[flow/design.v]
module PE(
    input           clk,
    input           rst_n,
    input           done,
    input [7:0]     west_in,
    input [7:0]     north_in,
    output reg [7:0]    east_out,
    output reg [7:0]    south_out,
    output reg [31:0]   result
);
reg [31:0] mult_res;
always @(negedge clk or negedge rst_n) begin
    if(!rst_n) begin
        east_out <= 8'b0;
        south_out <= 8'b0;
        result <= 32'b0;
        mult_res <= 32'b0;
    end
    else if(done) begin
        mult_res <= 32'b0;
        result <= 32'b0;
    end
    else begin
        mult_res <= west_in * north_in;
        result <= result + mult_res;
        east_out <= west_in;
        south_out <= north_in;
    end
end
endmodule
module TPU(
    clk,
    rst_n,
    in_valid,
    K,
    M,
    N,
    busy,
    A_wr_en,
    A_index,
    A_data_in,
    A_data_out,
    B_wr_en,
    B_index,
    B_data_in,
    B_data_out,
    C_wr_en,
    C_index,
    C_data_in,
    C_data_out
);
input               clk;
input               rst_n;
input               in_valid;
input [7:0]         K;
input [7:0]         M;
input [7:0]         N;
output reg          busy;
output reg          A_wr_en;
output reg [15:0]   A_index;
output reg [31:0]   A_data_in;
input      [31:0]   A_data_out;
output reg          B_wr_en;
output reg [15:0]   B_index;
output reg [31:0]   B_data_in;
input      [31:0]   B_data_out;
output reg          C_wr_en;
output reg [15:0]   C_index;
output reg [127:0]  C_data_in;
input      [127:0]  C_data_out;
integer i, j;
reg     done;
wire [7:0]      east_out[3:0][3:0];
wire [7:0]      south_out[3:0][3:0];
wire [127:0]    result[3:0];
reg [7:0]   A_data_reg [3:0][3:0];
reg [7:0]   B_data_reg [3:0][3:0];
reg [15:0]  counter;
reg [7:0]   K_reg, M_per_compute, M_reg, N_per_compute, N_reg;
reg [7:0]   M_div, M_mod, N_div, N_mod;
reg [7:0]   row_grp, col_grp;
PE P00(clk, rst_n, done, A_data_reg[0][0], B_data_reg[0][0], east_out[0][0], south_out[0][0], result[0][127:96]);
PE P01(clk, rst_n, done, east_out[0][0], B_data_reg[1][0], east_out[0][1], south_out[0][1], result[0][95:64]);
PE P02(clk, rst_n, done, east_out[0][1], B_data_reg[2][0], east_out[0][2], south_out[0][2], result[0][63:32]);
PE P03(clk, rst_n, done, east_out[0][2], B_data_reg[3][0], east_out[0][3], south_out[0][3], result[0][31:0]);
PE P10(clk, rst_n, done, A_data_reg[1][0], south_out[0][0], east_out[1][0], south_out[1][0], result[1][127:96]);
PE P11(clk, rst_n, done, east_out[1][0], south_out[0][1], east_out[1][1], south_out[1][1], result[1][95:64]);
PE P12(clk, rst_n, done, east_out[1][1], south_out[0][2], east_out[1][2], south_out[1][2], result[1][63:32]);
PE P13(clk, rst_n, done, east_out[1][2], south_out[0][3], east_out[1][3], south_out[1][3], result[1][31:0]);
PE P20(clk, rst_n, done, A_data_reg[2][0], south_out[1][0], east_out[2][0], south_out[2][0], result[2][127:96]);
PE P21(clk, rst_n, done, east_out[2][0], south_out[1][1], east_out[2][1], south_out[2][1], result[2][95:64]);
PE P22(clk, rst_n, done, east_out[2][1], south_out[1][2], east_out[2][2], south_out[2][2], result[2][63:32]);
PE P23(clk, rst_n, done, east_out[2][2], south_out[1][3], east_out[2][3], south_out[2][3], result[2][31:0]);
PE P30(clk, rst_n, done, A_data_reg[3][0], south_out[2][0], east_out[3][0], south_out[3][0], result[3][127:96]);
PE P31(clk, rst_n, done, east_out[3][0], south_out[2][1], east_out[3][1], south_out[3][1], result[3][95:64]);
PE P32(clk, rst_n, done, east_out[3][1], south_out[2][2], east_out[3][2], south_out[3][2], result[3][63:32]);
PE P33(clk, rst_n, done, east_out[3][2], south_out[2][3], east_out[3][3], south_out[3][3], result[3][31:0]);
always @ (posedge clk or negedge rst_n) begin
    if(!rst_n) begin
        busy <= 1'b0;
        done <= 1'b0;
        A_wr_en <= 1'b0;
        A_index <= 16'b0;
        A_data_in <= 32'b0;
        B_wr_en <= 1'b0;
        B_index <= 16'b0;
        B_data_in <= 32'b0;
        C_wr_en <= 1'b0;
        C_index <= 16'b0;
        C_data_in <= 128'b0;
        counter <= 16'b0;
        K_reg <= 8'b0;
        M_reg <= 8'b0;
        N_reg <= 8'b0;
        for(i=0; i<4; i=i+1) begin
            for(j=0; j<4; j=j+1) begin
                A_data_reg[i][j] <= 8'b0;
                B_data_reg[i][j] <= 8'b0;
            end
        end
    end
    else if(in_valid) begin
        busy <= 1'b1;
        done <= 1'b0;
        M_reg <= M;
        K_reg <= K;
        N_reg <= N;
        M_mod = M % 4;
        N_mod = N % 4;
        M_div = (M_mod == 0 ? M/4 : M/4 + 1);
        N_div = (N_mod == 0 ? N/4 : N/4 + 1);
        col_grp <= 8'b0;
        row_grp <= 8'b0;
    end
    else if(busy) begin
        done = 1'b0;
        N_per_compute = (col_grp+1 == N_div && N_mod != 0 ? N_mod : 4);
        M_per_compute = (row_grp+1 == M_div && M_mod != 0 ? M_mod : 4);
        for(i=0; i<4; i=i+1) begin
            A_data_reg[i][0] = A_data_reg[i][1];
            A_data_reg[i][1] = A_data_reg[i][2];
            A_data_reg[i][2] = A_data_reg[i][3];
            A_data_reg[i][3] = 8'b0;
            B_data_reg[i][0] = B_data_reg[i][1];
            B_data_reg[i][1] = B_data_reg[i][2];
            B_data_reg[i][2] = B_data_reg[i][3];
            B_data_reg[i][3] = 8'b0;
        end
        if(counter < K_reg) begin
            A_data_reg[0][0] = A_data_out[31: 24];
            A_data_reg[1][1] = A_data_out[23: 16];
            A_data_reg[2][2] = A_data_out[15: 8];
            A_data_reg[3][3] = A_data_out[7: 0];
            B_data_reg[0][0] = B_data_out[31: 24];
            B_data_reg[1][1] = B_data_out[23: 16];
            B_data_reg[2][2] = B_data_out[15: 8];
            B_data_reg[3][3] = B_data_out[7: 0];
        end
        if(counter < K_reg) begin
            A_index = A_index + 1;
            B_index = B_index + 1;
        end
        else begin
            A_index = (row_grp+1 == M_div ? 16'b0 : K_reg * (row_grp + 1));
            B_index = (row_grp+1 == M_div ? K_reg * (col_grp + 1) : K_reg * col_grp);
        end
        if(counter >= K_reg + N_per_compute) begin
            C_wr_en = 1'b1;
            C_index = col_grp * M_reg + row_grp * 4 + counter - K_reg - N_per_compute;
            C_data_in = result[counter - K_reg - N_per_compute];
        end
        else begin
            C_wr_en = 1'b0;
            C_index = 16'b0;
        end
        counter <= counter + 1;
        if(counter == K_reg + M_per_compute + N_per_compute) begin
            if(row_grp+1 == M_div && col_grp+1 == N_div) begin
                busy <= 1'b0;
                A_index = 16'b0;
                B_index = 16'b0;
            end
            else if(row_grp+1 < M_div) begin
                row_grp = row_grp + 1;
            end
            else if(row_grp+1 == M_div) begin
                col_grp = col_grp + 1;
                row_grp = 0;
            end
            done = 1'b1;
            counter <= 8'b0;
        end
    end
end
endmodule
[flow/run.sh]
#!/bin/bash
# the make line also repeats each setting of config.mk as NAME=value (left out here)
make -C /OpenROAD-flow-scripts/flow DESIGN_CONFIG=/design/flow/config.mk WORK_HOME=/design/flow/orfs CLKGATE_MAP_FILE= finish
[flow/config.mk]
export PLATFORM = sky130hd
export DESIGN_NAME = TPU
export DESIGN_NICKNAME = TPU
export VERILOG_FILES = /design/flow/design.v
export SDC_FILE = /design/flow/constraint.sdc
export NUM_CORES = 4
export LEC_CHECK = 0
export CAP_MARGIN = 20
export CORE_MARGIN = 2
export CORE_UTILIZATION = 68
export CTS_CLUSTER_DIAMETER = 359
export PLACE_DENSITY = 0.36
export SLEW_MARGIN = 20
[flow/constraint.sdc]
create_clock -name core_clock -period 8.98 [get_ports {clk}]
set_input_delay 1.7960 -clock core_clock [delete_from_list [all_inputs] [get_ports {clk}]]
set_output_delay 1.7960 -clock core_clock [all_outputs]
set_load 0.01 [all_outputs]
==> impl_metrics.toml, run 1 <==
# flow metrics
[placement]
place_inst = 13200
place_area_mm2 = 0.114
gp_congestion = 0.917
pre_cts_slack_ps = -88.3
portBuffers = 268
dp_hpwl_mm = 205

[worst_setup_path]
crit_required_ps = 5060
worstPathArrival_ps = 5140
crit_slowest_cell = "fa_1"
cp-start-kind = "flip-flop"
worst-setup-path-type = "flip-flop to flip-flop"
critPathBufInv = 3
r2r_cells = 17
rrSetupSlack_ps = -70
crit_start = "B_data_reg[3][2]"
path_cells = "buf_6 -> and2_1 -> fa_2 -> inv_2 -> fa_1 -> inv_2 -> ha_4 -> fa_1 -> ha_1 -> a21o_1 -> a21oi_4 -> nor2b_1 -> o21a_1 -> o41ai_4 -> o21ai_2 -> a31oi_1 -> mux2_2"
crit_path_end_kind = "flip-flop"
worstReg2RegEnd = "P03.mult_res[15]"
r2r_start = "B_data_reg[3][2]"
slowest_delay_ps = 460
worstSetupEndpoint = "P03.mult_res[15]"
crit_fanout = 5
crit_family = "adder cells"
critical_path_depth = 17

[detailed_routing]
drtAntennaViolNets = 0
routed_wl_mm = 275
drtIter0Drc = 6539
dr.pass1.iters = 6
vias_per_cell = 5.99
vias = 81300
post_drt_wl_per_cell_um = 20.2
post-route-drc-count = 0

[sta]
relSlewSlack_pct = 22.1
worstMarginPinSlew_ps = 1160
drv_slew = 0
finalWorstSetupSlack_ps = -73.2
fin_worst_skew_ps = 107
rsz0062_at_grt = "true"
hold_violations = 0
whs_ps = 451
setup_violations = 2

[logic_synthesis]
edf_count = 34
netlist_top_cells_area = "dfrtn_1 (22%), fa_1 (14%), ha_1 (12%)"
syn-instance-count = 11100
ys_seq_share_pct = 31.5
synth_flops = 1365
async_flop_share_pct = 97.5
yosysTopAreaCell = "dfrtn_1"
synth_top_area_share_pct = 22.0
synth_cell_types = 95
yosys.area_share.simple_pct = 16.5
ys_sh_xor_pct = 4.88
synthFlopType = "dfrtn_1"
yosysWarningCount = 6
syn_area_per_cell_um2 = 9.78
synth-cells-yosys = 11100
aoi_share_pct = 8.19
synth.most_common_cell = "nand2_1"
muxShareOfSynthArea_pct = 6.65
synth.cellmix.adderShare_pct = 26.2
synth_area_mm2 = 0.109
yosys-top-cells-count = "nand2_1 (1393), inv_1 (1143), ha_1 (1025), dfrtn_1 (960), nor2_1 (792)"
synthTopLogicFamily = "adder cells"
yosysChipArea_mm2 = 0.109

[global_route]
track_usage_pct = 34.0
grt.overflow.total = 0
grt_pass1_vias = 83100
antenna_found_initial = 23
grt_pass1_wl_mm = 444
grt_max_degree = 143

[pwr]
p_total_uw = 39600
powerComb_uw = 22600
switching_share_pct = 44.1
leakage_uw = 0.0595
p_clk_share_pct = 16.4
power_frac_seq_pct = 26.6
combPwrFrac_pct = 57.0
powerDensity_mw_per_mm2 = 328
irDropWorstVdd_uv = 484
switchingPower_uw = 17500
p_int_uw = 22100
maxPowerGroup = "combinational cells"
pg_seq_uw = 10500
clk-power_uw = 6500

[run]
warning_count = 192
maxCapViolations = 0

[cts]
path_clk_slew_ps = 60
postCtsHoldBufs = 0
cts_max_path_buffers = 3
htree_num_levels = 4
insertion_delay_ps = 830
cts.sinks = 1365
root_buffer = "clkbuf_16"
cts-buffers-inserted = 153
cts_tree = "yes"

[floorplan]
initCoreUtil_pct = 68.7
dieWidth_um = 404
ios = 463
die_area_mm2 = 0.164
num_rows = 146
die-height_um = 404
core-area_mm2 = 0.159

[outcome]
outcome = "finished with violations"
so_faults = "setup timing"

[layout]
syn2layout_area_growth_pct = 10.6
fin_cells = 13600
design_area_mm2 = 0.121
layout.nets = 13400
fill_cells = 11100

[min_path]
hold_path_class = "flip-flop to flip-flop"
min_from = "A_data_reg[0][0]"
min_path_cells = 2
hold_end = "A_data_reg[1][0]"
==> timing repair <==
action | in CTS | in global routing
endpoints found under the setup margin | 15 | 33
setup buffers | 21 | 16
endpoints found under the hold margin | 0 | 0
pin swaps | 45 | 82
cloned | 0 | 0
gates resized | 62 | 121
==> through the flow <==
step                setup TNS (ps)  utilization (%)
floorplan                    -16.8                -
global placement             -50.3             72.1
detailed placement            -325             72.1
CTS                           -163             75.6
global route                  -843             76.0
finish                       -73.6             76.0
==> metal layers <==
layer  global-route usage [%]  share of wire (%)
met1                     47.9                 43
met2                     54.3                 47
met3                     5.21                6.8
met4                     11.5                3.3
met5                        0              0.020
==> area by class of cell <==
class,instances,area (um2),share of cell area (%)
Tap cell,2072,2590,2.15
Antenna cell,5,12.5,0.0104
Clock inverter,63,729,0.605
Sequential cell,1365,34400,28.5
Clock buffer,222,4490,3.72
Timing Repair Buffer,531,5060,4.20
Multi-Input combinational cell,8164,69100,57.3
Inverter,1144,4290,3.56
==> inputs of run 2 (changes only) <==
Settings changed: CORE_UTILIZATION 68 to 70, CTS_CLUSTER_DIAMETER 359 to unset, MAX_ROUTING_LAYER set to met4, PLACE_DENSITY 0.36 to unset.
Clock period 8.98 ns to 8.26 ns, I/O delays scaled along.
==> impl_metrics.toml, run 2 <==
# flow metrics
[outcome]
outcome = "finished with violations"
so_faults = "setup timing"

[pwr]
powerComb_uw = 26200
irDropWorstVdd_uv = 377
pg_seq_uw = 11500
power_frac_seq_pct = 25.4
switching_share_pct = 44.5
p_int_uw = 25200
powerDensity_mw_per_mm2 = 370
maxPowerGroup = "combinational cells"
p_clk_share_pct = 16.8
leakage_uw = 0.0605
combPwrFrac_pct = 57.7
clk-power_uw = 7640
switchingPower_uw = 20200

[layout]
fill_cells = 9879
layout.nets = 13500
syn2layout_area_growth_pct = 12.4

[sta]
setup_violations = 36
rsz0062_at_grt = "true"
fin_worst_skew_ps = 107
hold_violations = 0
fin_setup_tns_ps = -6650
drv_slew = 0
finalWorstSetupSlack_ps = -367
whs_ps = 453
worstMarginPinSlew_ps = 1120
relSlewSlack_pct = 23.5

[logic_synthesis]
yosysChipArea_mm2 = 0.109
ys_sh_xor_pct = 4.88
netlist_top_cells_area = "dfrtn_1 (22%), fa_1 (14%), ha_1 (12%)"
synth_area_mm2 = 0.109
synth_cell_types = 95
synth.most_common_cell = "nand2_1"
syn-instance-count = 11100
async_flop_share_pct = 97.5
synthFlopType = "dfrtn_1"
synthTopLogicFamily = "adder cells"
yosysWarningCount = 6
yosys-top-cells-count = "nand2_1 (1393), inv_1 (1143), ha_1 (1025), dfrtn_1 (960), nor2_1 (792)"
synth-cells-yosys = 11100
muxShareOfSynthArea_pct = 6.65
synth.cellmix.adderShare_pct = 26.2
synth_flops = 1365
yosys.area_share.simple_pct = 16.5
edf_count = 34
synth_top_area_share_pct = 22.0
aoi_share_pct = 8.19
syn_area_per_cell_um2 = 9.78
ys_seq_share_pct = 31.5
yosysTopAreaCell = "dfrtn_1"

[floorplan]
num_rows = 144
core-area_mm2 = 0.154
dieWidth_um = 399
ios = 463
die_area_mm2 = 0.159
initCoreUtil_pct = 70.6
die-height_um = 399

[cts]
root_buffer = "clkbuf_16"
cts.sinks = 1365
cts-buffers-inserted = 153
path_clk_slew_ps = 60
insertion_delay_ps = 830
postCtsHoldBufs = 0
htree_num_levels = 4
cts_max_path_buffers = 3
cts_tree = "yes"

[worst_setup_path]
worstPathArrival_ps = 5070
r2r_start = "B_data_reg[15][2]"
crit_family = "adder cells"
cp-start-kind = "flip-flop"
critical_path_depth = 15
crit_required_ps = 4700
crit_fanout = 4
rrSetupSlack_ps = -370
path_common_cell = "fa_1"
worstReg2RegEnd = "P00.mult_res[15]"
worstSetupEndpoint = "P00.mult_res[15]"
crit_start = "B_data_reg[15][2]"
crit_slowest_cell = "fa_1"
path_cells = "and2_4 -> fa_2 -> fa_1 -> inv_2 -> fa_1 -> inv_1 -> fa_1 -> ha_4 -> a21oi_4 -> nor2b_1 -> o21a_1 -> o41ai_2 -> o21ai_1 -> a31oi_1 -> mux2_2"
crit_path_end_kind = "flip-flop"
worst-setup-path-type = "flip-flop to flip-flop"
critPathBufInv = 2
slowest_delay_ps = 540
r2r_cells = 15

[detailed_routing]
post-route-drc-count = 0
drtIter0Drc = 7428
dr.pass1.iters = 6
vias = 83200
post_drt_wl_per_cell_um = 20.9
routed_wl_mm = 286
vias_per_cell = 6.09
drtAntennaViolNets = 0

[global_route]
grt_pass1_wl_mm = 454
grt_max_degree = 169
track_usage_pct = 37.2
grt_pass1_vias = 84000
antenna_found_initial = 14
grt.overflow.total = 0

[min_path]
hold_path_class = "flip-flop to flip-flop"
min_path_cells = 2
hold_end = "B_data_reg[6][3]"
min_from = "B_data_reg[5][3]"

[placement]
pre_cts_slack_ps = -369
portBuffers = 268
dp_hpwl_mm = 212
gp_congestion = 0.959

[run]
maxCapViolations = 0
warning_count = 183
[run 2: repair_timing]
item	CTS	global route
setup endpoints to repair	39	44
setup buffers	52	24
endpoints found under the hold margin	0	0
gates resized	136	129
pin swaps	127	88
[run 2: area by class of cell]
class | instances | area, um2 | area share (%)
antenna | 8 | 20.0 | 0.0163
clock buffer | 205 | 4360 | 3.56
clock inverter | 81 | 1350 | 1.10
inverter | 1144 | 4300 | 3.51
multi-input combinational | 8164 | 69500 | 56.7
sequential | 1365 | 34400 | 28.0
tap | 2044 | 2560 | 2.09
timing repair buffer | 655 | 6150 | 5.01
[run 2: layer usage]
layer  vias up  global-route usage, %  share of wire, %
li1      37400                      -                 -
met1     41900                   51.6                43
met2      3331                   56.4                46
met3       566                   7.06               8.2
met4         0                   10.7               2.9
met5         -                      -                 0
[run 2: stage by stage]
step                area, um2  instances  util, %  power, uW
floorplan              110000      11200        -      28200
global placement       115000      13300     74.7      35100
detailed placement     115000      13300     74.7      36000
CTS                    122000      13600     78.9      44400
global route           123000      13700     79.4      48600
finish                 123000      13700     79.4      45400
==> inputs of run 3 (changes only) <==
Settings changed: ABC_AREA set to 0, CELL_PAD_IN_SITES_DETAIL_PLACEMENT set to 1, CORE_MARGIN 2 to 9, CORE_UTILIZATION 70 to 72, GPL_TIMING_DRIVEN set to 1, MAX_ROUTING_LAYER met4 to unset, PLACE_DENSITY_LB_ADDON set to 0.19, SLEW_MARGIN 20 to 0, TNS_END_PERCENT set to 75.
Clock period 8.26 ns to 13.5 ns, I/O delays scaled along.
==> impl_metrics.toml, run 3 <==
# physical design summary
[logic_synthesis]
async_flop_share_pct = 97.5
synth_flops = 1365
synthTopLogicFamily = "adder cells"
synth.most_common_cell = "nand2_1"
yosys.area_share.simple_pct = 16.5
ys_seq_share_pct = 31.5
ys_sh_xor_pct = 4.88
yosysWarningCount = 6
yosysChipArea_mm2 = 0.109
synth.cellmix.adderShare_pct = 26.2
muxShareOfSynthArea_pct = 6.65
synth_area_mm2 = 0.109
synthFlopType = "dfrtn_1"
synth_top_area_share_pct = 22.0
yosys-top-cells-count = "nand2_1 (1393), inv_1 (1143), ha_1 (1025), dfrtn_1 (960), nor2_1 (792)"
edf_count = 34
syn-instance-count = 11100
aoi_share_pct = 8.19
syn_area_per_cell_um2 = 9.78
yosysTopAreaCell = "dfrtn_1"
synth_cell_types = 95
netlist_top_cells_area = "dfrtn_1 (22%), fa_1 (14%), ha_1 (12%)"
synth-cells-yosys = 11100

[floorplan]
die-height_um = 407
die_area_mm2 = 0.166
num_rows = 142
ios = 463
dieWidth_um = 407
initCoreUtil_pct = 72.6
core-area_mm2 = 0.150

[outcome]
error_line = "[ERROR DPL-0033] detailed placement checks failed during check placement."
outcome = "did not finish"
lastStage = "detailed placement"

[placement]
portBuffers = 268
gp_congestion = 0.955
==> run 3: metrics by stage <==
step	instance area [um2]	instances	hold WS [ps]	setup WS, ps	power, uW
floorplan	109000	11200	439	2140	17200
global placement	113000	13000	448	1810	20700
==> inputs of run 4 (changes only) <==
Settings changed: ABC_AREA 0 to unset, CELL_PAD_IN_SITES_DETAIL_PLACEMENT 1 to unset, CORE_MARGIN 9 to 2, CORE_UTILIZATION 72 to 40, GPL_TIMING_DRIVEN 1 to unset, PLACE_DENSITY_LB_ADDON 0.19 to unset, SETUP_SLACK_MARGIN set to 2.19, SLEW_MARGIN 0 to 20, TNS_END_PERCENT 75 to unset.
Clock period 13.5 ns to 9.85 ns, I/O delays scaled along.
==> impl_metrics.toml, run 4 <==
# flow metrics
[outcome]
outcome = "complete, no violations"

[cts]
cts_max_path_buffers = 4
cts.sinks = 1365
cts_tree = "yes"
path_clk_slew_ps = 60
cts-buffers-inserted = 172
insertion_delay_ps = 870
root_buffer = "clkbuf_16"
htree_num_levels = 4

[worst_setup_path]
worstSetupEndpoint = "P20.mult_res[15]"
path_cells = "buf_6 -> and2_4 -> fa_1 -> ha_1 -> inv_2 -> fa_1 -> inv_1 -> fa_1 -> ha_4 -> a21oi_4 -> nor2b_1 -> o21a_1 -> o41ai_4 -> o21ai_2 -> a31oi_1 -> mux2_2"
worstPathArrival_ps = 5060
critPathBufInv = 3
crit_start = "A_data_reg[7][2]"
crit_slowest_cell = "fa_1"
crit_required_ps = 5550
crit_fanout = 4
critical_path_depth = 16
slowest_delay_ps = 520
crit_path_end_kind = "flip-flop"
worstReg2RegEnd = "P20.mult_res[15]"
r2r_cells = 16
path_common_cell = "fa_1"
r2r_start = "A_data_reg[7][2]"
crit_family = "adder cells"
rrSetupSlack_ps = 500
cp-start-kind = "flip-flop"
worst-setup-path-type = "flip-flop to flip-flop"

[sta]
hold_violations = 0
rsz0062_at_grt = "true"
relSlewSlack_pct = 21.9
worstMarginPinSlew_ps = 1170
fin_worst_skew_ps = 102
fin_setup_tns_ps = 0
whs_ps = 442
drv_slew = 0
setup_violations = 0

[placement]
portBuffers = 268
dp_hpwl_mm = 217
gp_congestion = 0.897

[logic_synthesis]
yosys-top-cells-count = "nand2_1 (1393), inv_1 (1143), ha_1 (1025), dfrtn_1 (960), nor2_1 (792)"
syn_area_per_cell_um2 = 9.78
yosys.area_share.simple_pct = 16.5
netlist_top_cells_area = "dfrtn_1 (22%), fa_1 (14%), ha_1 (12%)"
synth_top_area_share_pct = 22.0
yosysWarningCount = 6
synth_flops = 1365
synthTopLogicFamily = "adder cells"
synth.most_common_cell = "nand2_1"
synth_area_mm2 = 0.109
ys_sh_xor_pct = 4.88
yosysTopAreaCell = "dfrtn_1"
async_flop_share_pct = 97.5
muxShareOfSynthArea_pct = 6.65
yosysChipArea_mm2 = 0.109
synth.cellmix.adderShare_pct = 26.2
synth_cell_types = 95
aoi_share_pct = 8.19
ys_seq_share_pct = 31.5
synth-cells-yosys = 11100
synthFlopType = "dfrtn_1"
edf_count = 34
syn-instance-count = 11100

[floorplan]
ios = 463
core-area_mm2 = 0.271
initCoreUtil_pct = 40.2
dieWidth_um = 526
die-height_um = 526
die_area_mm2 = 0.277
num_rows = 191

[pwr]
clk-power_uw = 6500
maxPowerGroup = "combinational cells"
irDropWorstVdd_uv = 269
powerComb_uw = 21500
leakage_uw = 0.0601
pg_seq_uw = 9720
p_int_uw = 21100
switchingPower_uw = 16600
combPwrFrac_pct = 57.0
p_total_uw = 37700
p_clk_share_pct = 17.2
power_frac_seq_pct = 25.8
switching_share_pct = 44.1
powerDensity_mw_per_mm2 = 304

[global_route]
grt.overflow.total = 0
track_usage_pct = 20.7
antenna_found_initial = 26
grt_max_degree = 171
grt_pass1_wl_mm = 461
grt_pass1_vias = 82400

[detailed_routing]
vias = 80000
m1WireLength_mm = 135
met2WireLength_mm = 129
routed_wl_mm = 288
drtAntennaViolNets = 0
top_layer_used = "met5"
drtIter0Drc = 5330
dr.pass1.iters = 6
wl_met3_mm = 16.9
vias_per_cell = 5.29
post-route-drc-count = 0
post_drt_wl_per_cell_um = 19.0

[layout]
layout.nets = 13400
combGateArea_mm2 = 0.0699
final-seq-area_mm2 = 0.0344
syn2layout_area_growth_pct = 13.9
fill_cells = 25400

[min_path]
min_path_cells = 2
hold_end = "A_data_reg[1][6]"
hold_path_class = "flip-flop to flip-flop"
min_from = "A_data_reg[0][6]"

[run]
warning_count = 181
maxCapViolations = 0
run 4: per-stage QoR:
stage | utilization [%] | setup slack [ps] | std cells | cell area, um2
3_3_place_gp | 42.8 | 230 | 14700 | 116000
4_1_cts | 45.5 | 542 | 15100 | 123000
2_1_floorplan | - | 541 | 11200 | 110000
6_report | 45.8 | 499 | 15100 | 124000
3_5_place_dp | 42.8 | 136 | 14700 | 116000
5_1_grt | 45.8 | 331 | 15100 | 124000
run 4: layout make-up:
class | instances | area share, %
multi-input combinational | 8164 | 56.3
sequential | 1365 | 27.7
timing repair buffer | 547 | 4.29
clock buffer | 229 | 3.91
tap | 3570 | 3.60
inverter | 1144 | 3.47
clock inverter | 81 | 0.728
antenna | 13 | 0.0262
run 4: metal layers:
metal  up-vias  GRT usage, %
met1     40200          29.7
met3       414          3.49
met5         -             0
met2      2034          32.3
met4        12          4.96
li1      37300             -
run 4: timing repair:
item | 4_1_cts | 5_1_grt
hold buffers | 0 | 0
setup buffers | 99 | 36
endpoints found under the setup margin | 84 | 115
hold endpoints to repair | 0 | 0
resized | 172 | 119
pin swaps | 115 | 68
==> inputs of run 5 (changes only) <==
Settings changed: CAP_MARGIN 20 to 35, CELL_PAD_IN_SITES_DETAIL_PLACEMENT set to 0, CORE_ASPECT_RATIO set to 0.6, CORE_UTILIZATION 40 to 44, CTS_CLUSTER_DIAMETER set to 153, HOLD_SLACK_MARGIN set to 0.0, SETUP_SLACK_MARGIN 2.19 to unset, SLEW_MARGIN 20 to 35.
Clock period 9.85 ns to 10.0 ns, I/O delays scaled along.
==> impl_metrics.toml, run 5 <==
# flow metrics
[pwr]
switchingPower_uw = 16300
leakage_uw = 0.0590
irDropWorstVdd_uv = 265
powerDensity_mw_per_mm2 = 297
power_frac_seq_pct = 26.7
p_total_uw = 35800
powerComb_uw = 20500
combPwrFrac_pct = 57.3
p_int_uw = 19500
switching_share_pct = 45.6
p_clk_share_pct = 16.0
clk-power_uw = 5730
maxPowerGroup = "combinational cells"
pg_seq_uw = 9580

[logic_synthesis]
edf_count = 34
synthTopLogicFamily = "adder cells"
synth_area_mm2 = 0.109
ys_seq_share_pct = 31.5
synth.most_common_cell = "nand2_1"
yosysWarningCount = 6
async_flop_share_pct = 97.5
synthFlopType = "dfrtn_1"
yosysTopAreaCell = "dfrtn_1"
synth-cells-yosys = 11100
muxShareOfSynthArea_pct = 6.65
synth_flops = 1365
netlist_top_cells_area = "dfrtn_1 (22%), fa_1 (14%), ha_1 (12%)"
yosys.area_share.simple_pct = 16.5
aoi_share_pct = 8.19
synth_cell_types = 95
ys_sh_xor_pct = 4.88
yosysChipArea_mm2 = 0.109
syn_area_per_cell_um2 = 9.78
synth_top_area_share_pct = 22.0
syn-instance-count = 11100
yosys-top-cells-count = "nand2_1 (1393), inv_1 (1143), ha_1 (1025), dfrtn_1 (960), nor2_1 (792)"
synth.cellmix.adderShare_pct = 26.2

[worst_setup_path]
critPathBufInv = 3
path_cells = "and2_1 -> fa_1 -> fa_1 -> inv_1 -> fa_1 -> inv_1 -> fa_1 -> ha_1 -> a21oi_1 -> nor2b_1 -> o21a_1 -> o41ai_2 -> buf_4 -> o21ai_0 -> a31oi_1 -> mux2_2"
cp-start-kind = "flip-flop"
path_common_cell = "fa_1"
worst-setup-path-type = "flip-flop to flip-flop"
crit_start = "B_data_reg[3][2]"
r2r_cells = 16
crit_required_ps = 5650
worstSetupEndpoint = "P03.mult_res[15]"
critical_path_depth = 16
r2r_start = "B_data_reg[3][2]"
crit_fanout = 7
slowest_delay_ps = 530
crit_family = "adder cells"
worstReg2RegEnd = "P03.mult_res[15]"
rrSetupSlack_ps = 250
worstPathArrival_ps = 5390
crit_path_end_kind = "flip-flop"
crit_slowest_cell = "fa_1"

[layout]
design_area_mm2 = 0.120
fin_util_pct = 48.9
final-seq-area_mm2 = 0.0343
layout.nets = 13300
combGateArea_mm2 = 0.0685
syn2layout_area_growth_pct = 10.5
fill_cells = 22700

[min_path]
min_from = "A_data_reg[1][6]"
hold_end = "A_data_reg[2][6]"
min_path_cells = 2
hold_path_class = "flip-flop to flip-flop"

[detailed_routing]
drtAntennaViolNets = 0
dr.pass1.iters = 6
vias_per_cell = 5.45
vias = 80000
post_drt_wl_per_cell_um = 20.9
drtIter0Drc = 6642
routed_wl_mm = 306
post-route-drc-count = 0

[cts]
cts-buffers-inserted = 155
cts_setup_buffers = 0
root_buffer = "clkbuf_16"
path_clk_slew_ps = 60
cts_tree = "yes"
htree_num_levels = 4
cts.sinks = 1365
cts_max_path_buffers = 4
insertion_delay_ps = 820

[global_route]
grt_max_degree = 196
track_usage_pct = 24.4
grt_pass1_vias = 81000
grt_pass1_wl_mm = 481
grt.overflow.total = 0
antenna_found_initial = 26

[sta]
fin_setup_tns_ps = 0
finalWorstSetupSlack_ps = 252
hold_violations = 0
fin_worst_skew_ps = 69.0
setup_violations = 0
relSlewSlack_pct = 34.8
rsz0062_at_grt = "false"
worstMarginPinSlew_ps = 973
drv_slew = 0

[placement]
dp_hpwl_mm = 235
pre_cts_slack_ps = 110
portBuffers = 268
gp_congestion = 0.903
place_area_mm2 = 0.115

[run]
warning_count = 181
maxCapViolations = 0

[floorplan]
core-area_mm2 = 0.246
ios = 463
dieWidth_um = 647
die_area_mm2 = 0.252
initCoreUtil_pct = 44.3
num_rows = 141
die-height_um = 390

[outcome]
outcome = "complete, no violations"
run 5: per-layer routing:
layer  part of all wire [%]  GRT usage, %
met1                     50          38.8
met2                     39          33.0
met3                    8.2          5.71
met4                    2.0          5.07
met5                  0.050             0
run 5: per-stage QoR:
step,hold WS (ps),cells
3_3_place_gp,453,14400
4_1_cts,445,14700
6_report,434,14700
3_5_place_dp,454,14400
5_1_grt,468,14700
2_1_floorplan,439,11200
run 5: what timing repair did:
item                       in CTS  in global routing
resized                         0                 12
hold buffers                    0                  0
setup endpoints to repair       0                  8
run 5: cell type report:
class	instances	area share, %
clock buffer	215	3.70
inverter	1144	3.56
timing repair buffer	436	3.56
clock inverter	52	0.365
tap	3289	3.42
antenna	7	0.0145
multi-input combinational	8164	56.9
sequential	1365	28.5
==> inputs of run 6 (changes only) <==
Settings changed: CAP_MARGIN 35 to 20, CELL_PAD_IN_SITES_DETAIL_PLACEMENT 0 to unset, CORE_ASPECT_RATIO 0.6 to unset, CORE_UTILIZATION 44 to 65, CTS_CLUSTER_DIAMETER 153 to unset, HOLD_SLACK_MARGIN 0.0 to unset, SETUP_SLACK_MARGIN set to 1.22, SLEW_MARGIN 35 to 20.
Clock period 10.0 ns to 6.84 ns, I/O delays scaled along.
==> impl_metrics.toml, run 6 <==
# flow metrics
[run]
maxCapViolations = 0
warning_count = 174

[logic_synthesis]
synth_area_mm2 = 0.109
yosysChipArea_mm2 = 0.109
synthTopLogicFamily = "adder cells"
synth.cellmix.adderShare_pct = 26.2
muxShareOfSynthArea_pct = 6.65
aoi_share_pct = 8.19
synth_flops = 1365
edf_count = 34
synthFlopType = "dfrtn_1"
ys_sh_xor_pct = 4.88
netlist_top_cells_area = "dfrtn_1 (22%), fa_1 (14%), ha_1 (12%)"
yosysWarningCount = 6
synth.most_common_cell = "nand2_1"
syn_area_per_cell_um2 = 9.78
synth-cells-yosys = 11100
synth_cell_types = 95
async_flop_share_pct = 97.5
ys_seq_share_pct = 31.5
syn-instance-count = 11100
synth_top_area_share_pct = 22.0
yosys.area_share.simple_pct = 16.5
yosys-top-cells-count = "nand2_1 (1393), inv_1 (1143), ha_1 (1025), dfrtn_1 (960), nor2_1 (792)"
yosysTopAreaCell = "dfrtn_1"

[global_route]
grt_max_degree = 168
grt_pass1_wl_mm = 453
grt.overflow.total = 0
grt_pass1_vias = 83900
antenna_found_initial = 8
track_usage_pct = 33.5

[layout]
fin_util_pct = 75.2
syn2layout_area_growth_pct = 15.0
layout.nets = 13700
design_area_mm2 = 0.125
fin_cells = 14000
fill_cells = 11700

[worst_setup_path]
rrSetupSlack_ps = -1120
r2r_cells = 15
worstPathArrival_ps = 5130
critPathBufInv = 2
crit_slowest_cell = "fa_2"
cp-start-kind = "flip-flop"
slowest_delay_ps = 570
path_cells = "and2_4 -> fa_2 -> fa_1 -> inv_2 -> fa_1 -> inv_2 -> fa_2 -> ha_4 -> a21oi_4 -> nor2b_1 -> o21a_1 -> o41ai_4 -> o21ai_2 -> a31oi_1 -> mux2_2"
crit_path_end_kind = "flip-flop"
crit_required_ps = 4000
r2r_start = "B_data_reg[3][2]"
crit_family = "adder cells"
worstSetupEndpoint = "P03.mult_res[15]"
critical_path_depth = 15
worst-setup-path-type = "flip-flop to flip-flop"
crit_fanout = 5
crit_start = "B_data_reg[3][2]"
worstReg2RegEnd = "P03.mult_res[15]"

[pwr]
power_frac_seq_pct = 24.6
powerDensity_mw_per_mm2 = 452
switchingPower_uw = 24900
p_int_uw = 31800
leakage_uw = 0.0615
maxPowerGroup = "combinational cells"
combPwrFrac_pct = 60.0
p_total_uw = 56700
irDropWorstVdd_uv = 519
switching_share_pct = 43.9
powerComb_uw = 34100
p_clk_share_pct = 15.4
pg_seq_uw = 13900
clk-power_uw = 8750

[min_path]
min_path_cells = 2
hold_end = "B_data_reg[7][1]"
hold_path_class = "flip-flop to flip-flop"
min_from = "B_data_reg[6][1]"

[sta]
worstMarginPinSlew_ps = 1260
drv_slew = 0
relSlewSlack_pct = 15.8
finalWorstSetupSlack_ps = -1120
fin_setup_tns_ps = -51000
rsz0062_at_grt = "true"
hold_violations = 0
fin_worst_skew_ps = 99.3
setup_violations = 70

[placement]
portBuffers = 268
place_inst = 13600
gp_congestion = 0.934
dp_hpwl_mm = 213
place_area_mm2 = 0.117

[floorplan]
core-area_mm2 = 0.167
num_rows = 150
dieWidth_um = 414
initCoreUtil_pct = 65.3
die-height_um = 414
die_area_mm2 = 0.171
ios = 463

[detailed_routing]
drtAntennaViolNets = 0
routed_wl_mm = 286
vias_per_cell = 5.91
post-route-drc-count = 0
drtIter0Drc = 6711
post_drt_wl_per_cell_um = 20.4
dr.pass1.iters = 6
vias = 82700

[cts]
htree_num_levels = 4
cts-buffers-inserted = 156
cts.sinks = 1365
root_buffer = "clkbuf_16"
cts_max_path_buffers = 3
cts_tree = "yes"
insertion_delay_ps = 820
path_clk_slew_ps = 60

[outcome]
outcome = "finished with violations"
so_faults = "setup timing"
[run 6: layout make-up]
cell class	instances	area, um2	area share (%)
multi-input combinational	8164	70800	56.4
tap	2204	2760	2.20
clock inverter	68	772	0.616
sequential	1365	34400	27.4
inverter	1144	4310	3.44
clock buffer	224	4560	3.63
timing repair buffer	817	7870	6.27
antenna	4	10.0	0.00798
[run 6: metrics by stage]
| step | hold WS (ps) | worst slack, ps |
|---|---|---|
| 5_1_grt | 489 | -1200 |
| 6_report | 471 | -1120 |
| 3_5_place_dp | 451 | -1060 |
| 3_3_place_gp | 447 | -1010 |
| 2_1_floorplan | 439 | -964 |
| 4_1_cts | 466 | -1010 |
[run 6: layer usage]
layer	track usage, %	wire length [um]
met1	47.7	125000
met2	52.9	133000
met3	6.12	20000
met4	8.95	7830
met5	0	61
[run 6: repair_timing]
| action | CTS | global route |
|---|---|---|
| hold endpoints to repair | 0 | 0 |
| hold buffers | 0 | 0 |
| setup buffers | 86 | 51 |
| endpoints found under the setup margin | 203 | 314 |
| pin swaps | 201 | 173 |
| resized | 270 | 253 |
==> inputs of run 7 (changes only) <==
Settings changed: CAP_MARGIN 20 to 15, CORE_UTILIZATION 65 to 71, CTS_CLUSTER_SIZE set to 32, MAX_ROUTING_LAYER set to met4, SETUP_SLACK_MARGIN 1.22 to 1.67.
Clock period 6.84 ns to 5.74 ns, I/O delays scaled along.
==> impl_metrics.toml, run 7 <==
# flow metrics
[outcome]
outcome = "finished with violations"
so_faults = "setup timing"

[worst_setup_path]
crit_path_end_kind = "flip-flop"
cp-start-kind = "flip-flop"
worstPathArrival_ps = 5120
crit_family = "adder cells"
crit_required_ps = 3420
critPathBufInv = 2
worstSetupEndpoint = "P00.mult_res[15]"
path_cells = "and2_4 -> fa_2 -> fa_1 -> inv_2 -> fa_1 -> inv_1 -> fa_1 -> ha_1 -> a21oi_2 -> nor2b_1 -> o21a_1 -> o41ai_4 -> o21ai_2 -> a31oi_1 -> mux2_2"
crit_start = "B_data_reg[15][2]"
worst-setup-path-type = "flip-flop to flip-flop"
slowest_delay_ps = 520
rrSetupSlack_ps = -1690
crit_slowest_cell = "fa_1"
crit_fanout = 4
r2r_start = "B_data_reg[15][2]"
path_common_cell = "fa_1"
r2r_cells = 15
worstReg2RegEnd = "P00.mult_res[15]"
critical_path_depth = 15

[cts]
root_buffer = "clkbuf_16"
cts.sinks = 1365
path_clk_slew_ps = 60
postCtsHoldBufs = 0
cts_tree = "yes"
insertion_delay_ps = 820
cts-buffers-inserted = 154
htree_num_levels = 4
cts_max_path_buffers = 3

[logic_synthesis]
aoi_share_pct = 8.19
synth.most_common_cell = "nand2_1"
ys_seq_share_pct = 31.5
yosysChipArea_mm2 = 0.109
syn-instance-count = 11100
yosysWarningCount = 6
edf_count = 34
async_flop_share_pct = 97.5
synth_top_area_share_pct = 22.0
synth-cells-yosys = 11100
synthFlopType = "dfrtn_1"
synth_cell_types = 95
synthTopLogicFamily = "adder cells"
ys_sh_xor_pct = 4.88
yosys.area_share.simple_pct = 16.5
yosysTopAreaCell = "dfrtn_1"
muxShareOfSynthArea_pct = 6.65
syn_area_per_cell_um2 = 9.78
synth.cellmix.adderShare_pct = 26.2
synth_area_mm2 = 0.109
yosys-top-cells-count = "nand2_1 (1393), inv_1 (1143), ha_1 (1025), dfrtn_1 (960), nor2_1 (792)"
synth_flops = 1365
netlist_top_cells_area = "dfrtn_1 (22%), fa_1 (14%), ha_1 (12%)"

[pwr]
clk-power_uw = 10900
powerComb_uw = 42700
pg_seq_uw = 16600
p_int_uw = 38700
p_total_uw = 70200
combPwrFrac_pct = 60.8
powerDensity_mw_per_mm2 = 548
irDropWorstVdd_uv = 520
p_clk_share_pct = 15.5
maxPowerGroup = "combinational cells"
power_frac_seq_pct = 23.6
switchingPower_uw = 31500
leakage_uw = 0.0629
switching_share_pct = 44.8

[placement]
place_area_mm2 = 0.118
dp_hpwl_mm = 224
portBuffers = 268
gp_congestion = 0.969

[run]
warning_count = 180
maxCapViolations = 0

[floorplan]
core-area_mm2 = 0.152
initCoreUtil_pct = 71.6
num_rows = 143
ios = 463
dieWidth_um = 396
die_area_mm2 = 0.157
die-height_um = 396

[layout]
design_area_mm2 = 0.128
syn2layout_area_growth_pct = 17.6
fin_util_pct = 84.2
layout.nets = 13900

[detailed_routing]
post_drt_wl_per_cell_um = 22.5
vias = 87100
dr.pass1.iters = 9
routed_wl_mm = 315
drtIter0Drc = 8899
drtAntennaViolNets = 0
vias_per_cell = 6.22
post-route-drc-count = 0

[sta]
hold_violations = 0
fin_worst_skew_ps = 107
worstMarginPinSlew_ps = 1210
rsz0062_at_grt = "true"
setup_violations = 86
whs_ps = 240
drv_slew = 0
relSlewSlack_pct = 18.5
finalWorstSetupSlack_ps = -1690

[global_route]
antenna_found_initial = 18
grt_pass1_vias = 89000
grt_max_degree = 168
track_usage_pct = 40.2
grt.overflow.total = 0
grt_pass1_wl_mm = 484

[min_path]
hold_path_class = "input port to asynchronous set/reset pin"
-- run 7: metal layers --
metal	global-route usage, %	part of all wire, %	vias up
met5	-	0	-
met1	54.6	40	43500
met3	6.88	8.7	959
li1	-	-	38100
met2	61.8	47	4546
met4	13.7	4.3	0
-- run 7: cell type report --
type	instances	area (um2)
clock inverter	77	1170
inverter	1144	4320
tap	2030	2540
antenna	14	35.0
fill	8267	24100
clock buffer	211	4480
multi-input combinational	8167	71800
sequential	1365	34300
timing repair buffer	998	9470
-- run 7: metrics by stage --
stage          setup TNS, ps  cells  setup slack (ps)
6_report              -93900  14000             -1690
5_1_grt              -103840  14000             -1810
4_1_cts               -84640  13900             -1560
3_5_place_dp          -81370  13500             -1610
3_3_place_gp          -77380  13500             -1520
2_1_floorplan         -64920  11200             -1510
-- run 7: timing repair --
item / 4_1_cts / 5_1_grt
endpoints found under the setup margin: 1163 / 1230
gates resized: 309 / 265
pin swaps: 273 / 175
buffers inserted: 99 / 86
cloned: 4 / 0
==> inputs of run 8 (changes only) <==
Settings changed: CORE_UTILIZATION 71 to 72, CTS_CLUSTER_DIAMETER set to 27, MAX_ROUTING_LAYER met4 to unset, SETUP_SLACK_MARGIN 1.67 to 1.85.
Clock period 5.74 ns to 6.84 ns, I/O delays scaled along.
==> impl_metrics.toml, run 8 <==
# flow metrics
[pwr]
pg_seq_uw = 14200
powerDensity_mw_per_mm2 = 519
leakage_uw = 0.0660
irDropWorstVdd_uv = 489
p_clk_share_pct = 23.8
power_frac_seq_pct = 20.3
powerComb_uw = 39100
maxPowerGroup = "combinational cells"
switchingPower_uw = 31300
combPwrFrac_pct = 55.9
switching_share_pct = 44.7
clk-power_uw = 16600
p_int_uw = 38800

[logic_synthesis]
syn-instance-count = 11100
synth_area_mm2 = 0.109
syn_area_per_cell_um2 = 9.78
async_flop_share_pct = 97.5
synth-cells-yosys = 11100
yosysChipArea_mm2 = 0.109
ys_seq_share_pct = 31.5
synth.most_common_cell = "nand2_1"
edf_count = 34
synthTopLogicFamily = "adder cells"
muxShareOfSynthArea_pct = 6.65
yosys-top-cells-count = "nand2_1 (1393), inv_1 (1143), ha_1 (1025), dfrtn_1 (960), nor2_1 (792)"
yosysTopAreaCell = "dfrtn_1"
aoi_share_pct = 8.19
yosysWarningCount = 6
netlist_top_cells_area = "dfrtn_1 (22%), fa_1 (14%), ha_1 (12%)"
synth_flops = 1365
ys_sh_xor_pct = 4.88
synth_top_area_share_pct = 22.0
synth_cell_types = 95
synthFlopType = "dfrtn_1"
synth.cellmix.adderShare_pct = 26.2
yosys.area_share.simple_pct = 16.5

[sta]
worstMarginPinSlew_ps = 1320
relSlewSlack_pct = 11.7
drv_slew = 0
finalWorstSetupSlack_ps = -1640
fin_worst_skew_ps = 99.3
rsz0062_at_grt = "true"
hold_violations = 0
fin_setup_tns_ps = -56860
setup_violations = 70

[placement]
dp_hpwl_mm = 215
place_inst = 13400
portBuffers = 268
pre_cts_slack_ps = -1150
gp_congestion = 0.959

[worst_setup_path]
crit_family = "adder cells"
worst-setup-path-type = "flip-flop to flip-flop"
rrSetupSlack_ps = -1640
worstPathArrival_ps = 5790
crit_start = "B_data_reg[7][3]"
slowest_delay_ps = 540
path_cells = "buf_6 -> buf_4 -> buf_6 -> buf_6 -> buf_4 -> and2_1 -> ha_1 -> inv_1 -> fa_1 -> inv_1 -> fa_1 -> ha_1 -> ha_1 -> nor3_1 -> nor2_1 -> o41ai_4 -> o21ai_2 -> a31oi_1 -> mux2_2"
crit_path_end_kind = "flip-flop"
worstSetupEndpoint = "P02.mult_res[15]"
crit_required_ps = 4140
r2r_cells = 19
cp-start-kind = "flip-flop"
r2r_start = "B_data_reg[7][3]"
crit_fanout = 6
worstReg2RegEnd = "P02.mult_res[15]"
critical_path_depth = 19
critPathBufInv = 7
crit_slowest_cell = "fa_1"

[layout]
final-seq-area_mm2 = 0.0344
fill_cells = 5925
combGateArea_mm2 = 0.0724
fin_cells = 14300
syn2layout_area_growth_pct = 23.8
layout.nets = 14000

[detailed_routing]
post_drt_wl_per_cell_um = 27.2
routed_wl_mm = 389
drtIter0Drc = 12600
post-route-drc-count = 0
vias_per_cell = 6.80
drtAntennaViolNets = 0
vias = 97300
dr.pass1.iters = 13

[cts]
postCtsHoldBufs = 0
path_clk_slew_ps = 50
htree_num_levels = 5
root_buffer = "clkbuf_16"
cts.sinks = 1365
cts_tree = "yes"
cts_max_path_buffers = 4
cts-buffers-inserted = 342
insertion_delay_ps = 960

[global_route]
grt_pass1_wl_mm = 523
grt.overflow.total = 0
grt_max_degree = 168
antenna_found_initial = 41
track_usage_pct = 43.3
grt_pass1_vias = 96100

[run]
maxCapViolations = 0
warning_count = 174

[outcome]
so_faults = "setup timing"
outcome = "finished with violations"

[floorplan]
initCoreUtil_pct = 72.6
core-area_mm2 = 0.150
ios = 463
die_area_mm2 = 0.155
dieWidth_um = 393
num_rows = 142
die-height_um = 393

[min_path]
hold_path_class = "input port to asynchronous set/reset pin"
==> run 8: area by class of cell <==
class	count	area share [%]
antenna	15	0.0278
timing repair buffer	994	7.31
sequential	1365	25.5
clock buffer	443	7.07
tap	2016	1.87
clock inverter	162	1.43
multi-input combinational	8165	53.6
inverter	1144	3.20
==> run 8: through the flow <==
stage | util (%) | hold slack, ps | cell area, um2 | power (uW)
3_5_place_dp | 77.9 | 453 | 117000 | 44700
3_3_place_gp | 77.9 | 448 | 117000 | 43400
6_report | 89.9 | 361 | 135000 | 70000
5_1_grt | 89.9 | 384 | 135000 | 72600
2_1_floorplan | - | 439 | 111000 | 34700
4_1_cts | 86.9 | 392 | 130000 | 63600
==> run 8: per-layer routing <==
metal  global-route usage (%)  vias up  routed length, um
li1                         -    38600                  -
met1                     54.6    47000             131000
met2                     67.7     8540             174000
met3                     12.0     3071              50800
met4                     24.2       54              33500
met5                        0        -                355
==> run 8: repair_timing <==
action                                   CTS  global route
setup buffers                             88           197
gates resized                            294           513
pin swaps                                215           251
gates cloned                               0            25
endpoints found under the setup margin  1157          1143
==> inputs of run 9 (changes only) <==
Settings changed: ABC_AREA set to 1, CORE_ASPECT_RATIO set to 0.89, CTS_CLUSTER_DIAMETER 27 to 28, CTS_CLUSTER_SIZE 32 to 50, GPL_TIMING_DRIVEN set to 1, SETUP_SLACK_MARGIN 1.85 to 0.04.
Clock period 6.84 ns to 5.47 ns, I/O delays scaled along.
==> impl_metrics.toml, run 9 <==
# flow metrics
[placement]
dp_hpwl_mm = 248
place_inst = 16700
place_area_mm2 = 0.120
gp_congestion = 0.984
portBuffers = 268

[worst_setup_path]
worstReg2RegEnd = "P10.mult_res[12]"
critPathBufInv = 4
crit_start = "A_data_reg[11][2]"
worstPathArrival_ps = 5360
crit_fanout = 3
crit_slowest_cell = "fa_2"
worstSetupEndpoint = "P10.mult_res[12]"
crit_path_end_kind = "flip-flop"
r2r_cells = 15
rrSetupSlack_ps = -1850
worst-setup-path-type = "flip-flop to flip-flop"
crit_required_ps = 3510
crit_family = "adder cells"
critical_path_depth = 15
path_common_cell = "fa_1"
slowest_delay_ps = 590
r2r_start = "A_data_reg[11][2]"
cp-start-kind = "flip-flop"
path_cells = "buf_4 -> nand2_1 -> fa_2 -> fa_1 -> fa_1 -> fa_1 -> inv_1 -> ha_4 -> inv_2 -> nor4_4 -> nand3_1 -> nand4_1 -> buf_4 -> o21ai_0 -> nor2_1"

[detailed_routing]
post-route-drc-count = 0
drtIter0Drc = 16000
vias_per_cell = 6.36
drtAntennaViolNets = 0
vias = 111000
routed_wl_mm = 397
post_drt_wl_per_cell_um = 22.8
dr.pass1.iters = 10

[pwr]
switching_share_pct = 38.5
pg_seq_uw = 13400
powerComb_uw = 18400
p_total_uw = 51700
powerDensity_mw_per_mm2 = 383
combPwrFrac_pct = 35.6
power_frac_seq_pct = 25.8
switchingPower_uw = 19900
leakage_uw = 0.0725
clk-power_uw = 19900
irDropWorstVdd_uv = 753
maxPowerGroup = "clock"
p_clk_share_pct = 38.5
p_int_uw = 31800

[cts]
postCtsHoldBufs = 0
path_clk_slew_ps = 50
insertion_delay_ps = 950
cts.sinks = 1365
root_buffer = "clkbuf_16"
cts-buffers-inserted = 322
cts_max_path_buffers = 4
cts_tree = "yes"
htree_num_levels = 5

[floorplan]
initCoreUtil_pct = 72.4
die-height_um = 376
ios = 463
core-area_mm2 = 0.154
die_area_mm2 = 0.158
num_rows = 136
dieWidth_um = 422

[logic_synthesis]
synth-cells-yosys = 14400
synth.cellmix.adderShare_pct = 25.6
synthTopLogicFamily = "adder cells"
yosysWarningCount = 6
syn-instance-count = 14400
yosysTopAreaCell = "dfrtn_1"
yosys-top-cells-count = "nand2_1 (3535), inv_1 (2710), o21ai_0 (1031), ha_1 (1025), dfrtn_1 (960)"
synth_top_area_share_pct = 21.5
synth_flops = 1365
synth_area_mm2 = 0.112
synthFlopType = "dfrtn_1"
edf_count = 34
synth_cell_types = 61
yosysChipArea_mm2 = 0.112
muxShareOfSynthArea_pct = 0
synth.most_common_cell = "nand2_1"
async_flop_share_pct = 97.5
yosys.area_share.simple_pct = 19.3
aoi_share_pct = 10.9
ys_sh_xor_pct = 1.68
netlist_top_cells_area = "dfrtn_1 (21%), fa_1 (14%), nand2_1 (12%)"
syn_area_per_cell_um2 = 7.75
ys_seq_share_pct = 30.7

[global_route]
grt_pass1_wl_mm = 576
antenna_found_initial = 27
grt_pass1_vias = 109000
track_usage_pct = 45.7
grt.overflow.total = 0
grt_max_degree = 205

[sta]
setup_violations = 260
drv_slew = 0
fin_worst_skew_ps = 115
worstMarginPinSlew_ps = 1120
finalWorstSetupSlack_ps = -1850
fin_setup_tns_ps = -122070
rsz0062_at_grt = "true"
relSlewSlack_pct = 25.0
whs_ps = 84.9
hold_violations = 0

[run]
warning_count = 183
maxCapViolations = 0

[outcome]
so_faults = "setup timing"
outcome = "finished with violations"

[layout]
fin_cells = 17400
syn2layout_area_growth_pct = 20.8
design_area_mm2 = 0.135
layout.nets = 17100
fill_cells = 7792

[min_path]
hold_path_class = "input port to asynchronous set/reset pin"
-- run 9: cell type report --
| class | instances | area, um2 | area share (%) |
|---|---|---|---|
| Tap cell | 2070 | 2590 | 1.92 |
| Antenna cell | 18 | 45.0 | 0.0334 |
| Inverter | 2720 | 10300 | 7.63 |
| Clock buffer | 396 | 8910 | 6.60 |
| Timing Repair Buffer | 938 | 8920 | 6.61 |
| Multi-Input combinational cell | 9733 | 67700 | 50.2 |
| Clock inverter | 172 | 2120 | 1.57 |
| Sequential cell | 1365 | 34400 | 25.5 |
-- run 9: per-stage QoR --
| stage | setup WS, ps | util (%) |
|---|---|---|
| after floorplan | -1110 | - |
| after global placement | -1350 | 77.5 |
| after CTS | -1430 | 86.1 |
| final | -1850 | 87.4 |
| after global routing | -1850 | 87.4 |
| after detailed placement | -1420 | 77.5 |
-- run 9: layer usage --
metal	up-vias	global-route usage [%]	routed length [um]
met5	-	0	261
met4	28	27.4	32800
met3	2799	12.4	54300
met1	52000	56.6	135000
li1	46500	-	-
met2	9348	72.2	175000
-- run 9: what timing repair did --
item,in CTS,in global routing
endpoints found under the setup margin,138,227
gates resized,452,436
pin swaps,237,246
hold endpoints to repair,0,0
gates cloned,0,3
setup buffers,100,89
==> inputs of run 10 (changes only) <==
Settings changed: ABC_AREA 1 to unset, CAP_MARGIN 15 to 35, CELL_PAD_IN_SITES_DETAIL_PLACEMENT set to 1, CORE_ASPECT_RATIO 0.89 to 0.6, CORE_UTILIZATION 72 to 44, CTS_CLUSTER_DIAMETER 28 to 368, CTS_CLUSTER_SIZE 50 to unset, GPL_TIMING_DRIVEN 1 to unset, HOLD_SLACK_MARGIN set to 0.0, SETUP_SLACK_MARGIN 0.04 to unset, SLEW_MARGIN 20 to 35.
Clock period 5.47 ns to 10.0 ns, I/O delays scaled along.
==> impl_metrics.toml, run 10 <==
# flow metrics
[worst_setup_path]
cp-start-kind = "flip-flop"
worst-setup-path-type = "flip-flop to flip-flop"
path_common_cell = "fa_1"
worstSetupEndpoint = "P00.mult_res[15]"
crit_required_ps = 5650
slowest_delay_ps = 550
critical_path_depth = 15
critPathBufInv = 3
crit_path_end_kind = "flip-flop"
crit_slowest_cell = "fa_1"
r2r_start = "B_data_reg[15][2]"
rrSetupSlack_ps = 170
crit_start = "B_data_reg[15][2]"
r2r_cells = 15
worstPathArrival_ps = 5480
worstReg2RegEnd = "P00.mult_res[15]"
crit_fanout = 7
crit_family = "adder cells"
path_cells = "nand2_1 -> fa_1 -> fa_1 -> inv_1 -> fa_1 -> inv_1 -> fa_1 -> inv_1 -> ha_1 -> nor2b_1 -> o21a_1 -> o41ai_2 -> o21ai_0 -> a31oi_1 -> mux2_2"

[pwr]
switching_share_pct = 46.7
maxPowerGroup = "combinational cells"
p_clk_share_pct = 16.1
pg_seq_uw = 9650
powerDensity_mw_per_mm2 = 306
irDropWorstVdd_uv = 278
p_int_uw = 19700
combPwrFrac_pct = 57.8
powerComb_uw = 21400
power_frac_seq_pct = 26.1
switchingPower_uw = 17300
leakage_uw = 0.0591
clk-power_uw = 5940

[cts]
cts_max_path_buffers = 4
htree_num_levels = 4
root_buffer = "clkbuf_16"
insertion_delay_ps = 850
cts_tree = "yes"
path_clk_slew_ps = 70
postCtsHoldBufs = 0
cts.sinks = 1365
cts-buffers-inserted = 156

[placement]
portBuffers = 268
gp_congestion = 0.903
dp_hpwl_mm = 261
pre_cts_slack_ps = -45.8

[logic_synthesis]
syn-instance-count = 11100
muxShareOfSynthArea_pct = 6.65
synthTopLogicFamily = "adder cells"
synth_cell_types = 95
ys_seq_share_pct = 31.5
edf_count = 34
yosysTopAreaCell = "dfrtn_1"
synth_flops = 1365
synth.cellmix.adderShare_pct = 26.2
yosysChipArea_mm2 = 0.109
syn_area_per_cell_um2 = 9.78
async_flop_share_pct = 97.5
aoi_share_pct = 8.19
synthFlopType = "dfrtn_1"
yosys-top-cells-count = "nand2_1 (1393), inv_1 (1143), ha_1 (1025), dfrtn_1 (960), nor2_1 (792)"
synth-cells-yosys = 11100
netlist_top_cells_area = "dfrtn_1 (22%), fa_1 (14%), ha_1 (12%)"
yosysWarningCount = 6
synth_top_area_share_pct = 22.0
synth.most_common_cell = "nand2_1"
yosys.area_share.simple_pct = 16.5
ys_sh_xor_pct = 4.88
synth_area_mm2 = 0.109

[sta]
setup_violations = 0
hold_violations = 0
fin_worst_skew_ps = 70.8
worstMarginPinSlew_ps = 977
rsz0062_at_grt = "true"
whs_ps = 457
relSlewSlack_pct = 34.3
drv_slew = 0
finalWorstSetupSlack_ps = 166

[layout]
syn2layout_area_growth_pct = 10.8
layout.nets = 13300
combGateArea_mm2 = 0.0686
fin_util_pct = 49.0
fill_cells = 27500
final-seq-area_mm2 = 0.0343

[min_path]
hold_end = "B_data_reg[1][4]"
min_from = "B_data_reg[0][4]"
hold_path_class = "flip-flop to flip-flop"
min_path_cells = 2

[floorplan]
core-area_mm2 = 0.246
dieWidth_um = 647
num_rows = 141
initCoreUtil_pct = 44.3
die-height_um = 390
ios = 463
die_area_mm2 = 0.252

[outcome]
outcome = "complete, no violations"

[global_route]
grt_pass1_wl_mm = 533
antenna_found_initial = 31
track_usage_pct = 27.0
grt_max_degree = 196
grt.overflow.total = 0
grt_pass1_vias = 89800

[detailed_routing]
routed_wl_mm = 340
dr.pass1.iters = 5
post-route-drc-count = 0
drtIter0Drc = 5699
vias = 82600
post_drt_wl_per_cell_um = 23.2
drtAntennaViolNets = 0
vias_per_cell = 5.62

[run]
maxCapViolations = 0
warning_count = 188
## run 10: cell type report
| type | count | share of cell area, % |
|---|---|---|
| Sequential cell | 1365 | 28.4 |
| Tap cell | 3289 | 3.41 |
| Timing Repair Buffer | 438 | 3.59 |
| Clock buffer | 219 | 3.75 |
| Inverter | 1144 | 3.56 |
| Antenna cell | 10 | 0.0207 |
| Multi-Input combinational cell | 8164 | 56.8 |
| Clock inverter | 59 | 0.474 |
## run 10: stage by stage
step	power, uW	instance area, um2	std cells	TNS, ps
5_1_grt	39800	121000	14700	-54.8
3_3_place_gp	29200	115000	14400	0
4_1_cts	36900	121000	14700	0
6_report	37000	121000	14700	0
2_1_floorplan	23200	109000	11200	0
3_5_place_dp	30600	115000	14400	-45.8
## run 10: routing by layer
layer | global-route usage [%] | share of wire [%] | vias up
met3 | 5.58 | 6.9 | 524
met5 | 0 | 0.037 | -
met2 | 39.8 | 43 | 2236
met4 | 6.79 | 2.6 | 18
met1 | 40.3 | 48 | 42800
li1 | - | - | 37000
## run 10: timing repair
| item | CTS | global route |
|---|---|---|
| cloned | 0 | 0 |
| setup endpoints to repair | 2 | 8 |
| gates resized | 2 | 21 |
| pin swaps | 0 | 1 |
| buffers inserted | 0 | 1 |
==> inputs of run 11 (changes only) <==
Settings changed: ABC_AREA set to 1, CAP_MARGIN 35 to 20, CELL_PAD_IN_SITES_DETAIL_PLACEMENT 1 to 0, CELL_PAD_IN_SITES_GLOBAL_PLACEMENT set to 2, CORE_ASPECT_RATIO 0.6 to 0.74, CORE_UTILIZATION 44 to 66, CTS_CLUSTER_DIAMETER 368 to 117, CTS_CLUSTER_SIZE set to 26, GPL_ROUTABILITY_DRIVEN set to 0, GPL_TIMING_DRIVEN set to 0, HOLD_SLACK_MARGIN 0.0 to unset, PLACE_DENSITY_LB_ADDON set to 0.23, SETUP_SLACK_MARGIN set to 0.91, SLEW_MARGIN 35 to 20.
Clock period 10.0 ns to 8.41 ns, I/O delays scaled along.
==> impl_metrics.toml, run 11 <==
# physical design summary
[floorplan]
initCoreUtil_pct = 66.6
num_rows = 129
die_area_mm2 = 0.173
die-height_um = 358
dieWidth_um = 482
core-area_mm2 = 0.168

[logic_synthesis]
synth_top_area_share_pct = 21.5
netlist_top_cells_area = "dfrtn_1 (21%), fa_1 (14%), nand2_1 (12%)"
synth.most_common_cell = "nand2_1"
synth-cells-yosys = 14400
synthFlopType = "dfrtn_1"
syn-instance-count = 14400
syn_area_per_cell_um2 = 7.75
ys_seq_share_pct = 30.7
synth_flops = 1365
yosysTopAreaCell = "dfrtn_1"
synthTopLogicFamily = "adder cells"
edf_count = 34
muxShareOfSynthArea_pct = 0
ys_sh_xor_pct = 1.68
yosys-top-cells-count = "nand2_1 (3535), inv_1 (2710), o21ai_0 (1031), ha_1 (1025), dfrtn_1 (960)"
synth_area_mm2 = 0.112
async_flop_share_pct = 97.5
synth_cell_types = 61
yosys.area_share.simple_pct = 19.3
aoi_share_pct = 10.9
synth.cellmix.adderShare_pct = 25.6
yosysWarningCount = 6
yosysChipArea_mm2 = 0.112

[outcome]
lastStage = "global placement without I/O"
outcome = "did not finish"
error_line = "[ERROR FLW-0024] Place density exceeds 1.0 (current PLACE_DENSITY_LB_ADDON =  0.23). Please check if the value of  PLACE_DENSITY_LB_ADDON is between 0 and 0.99."
Power is estimated from default activity; no workload was simulated.
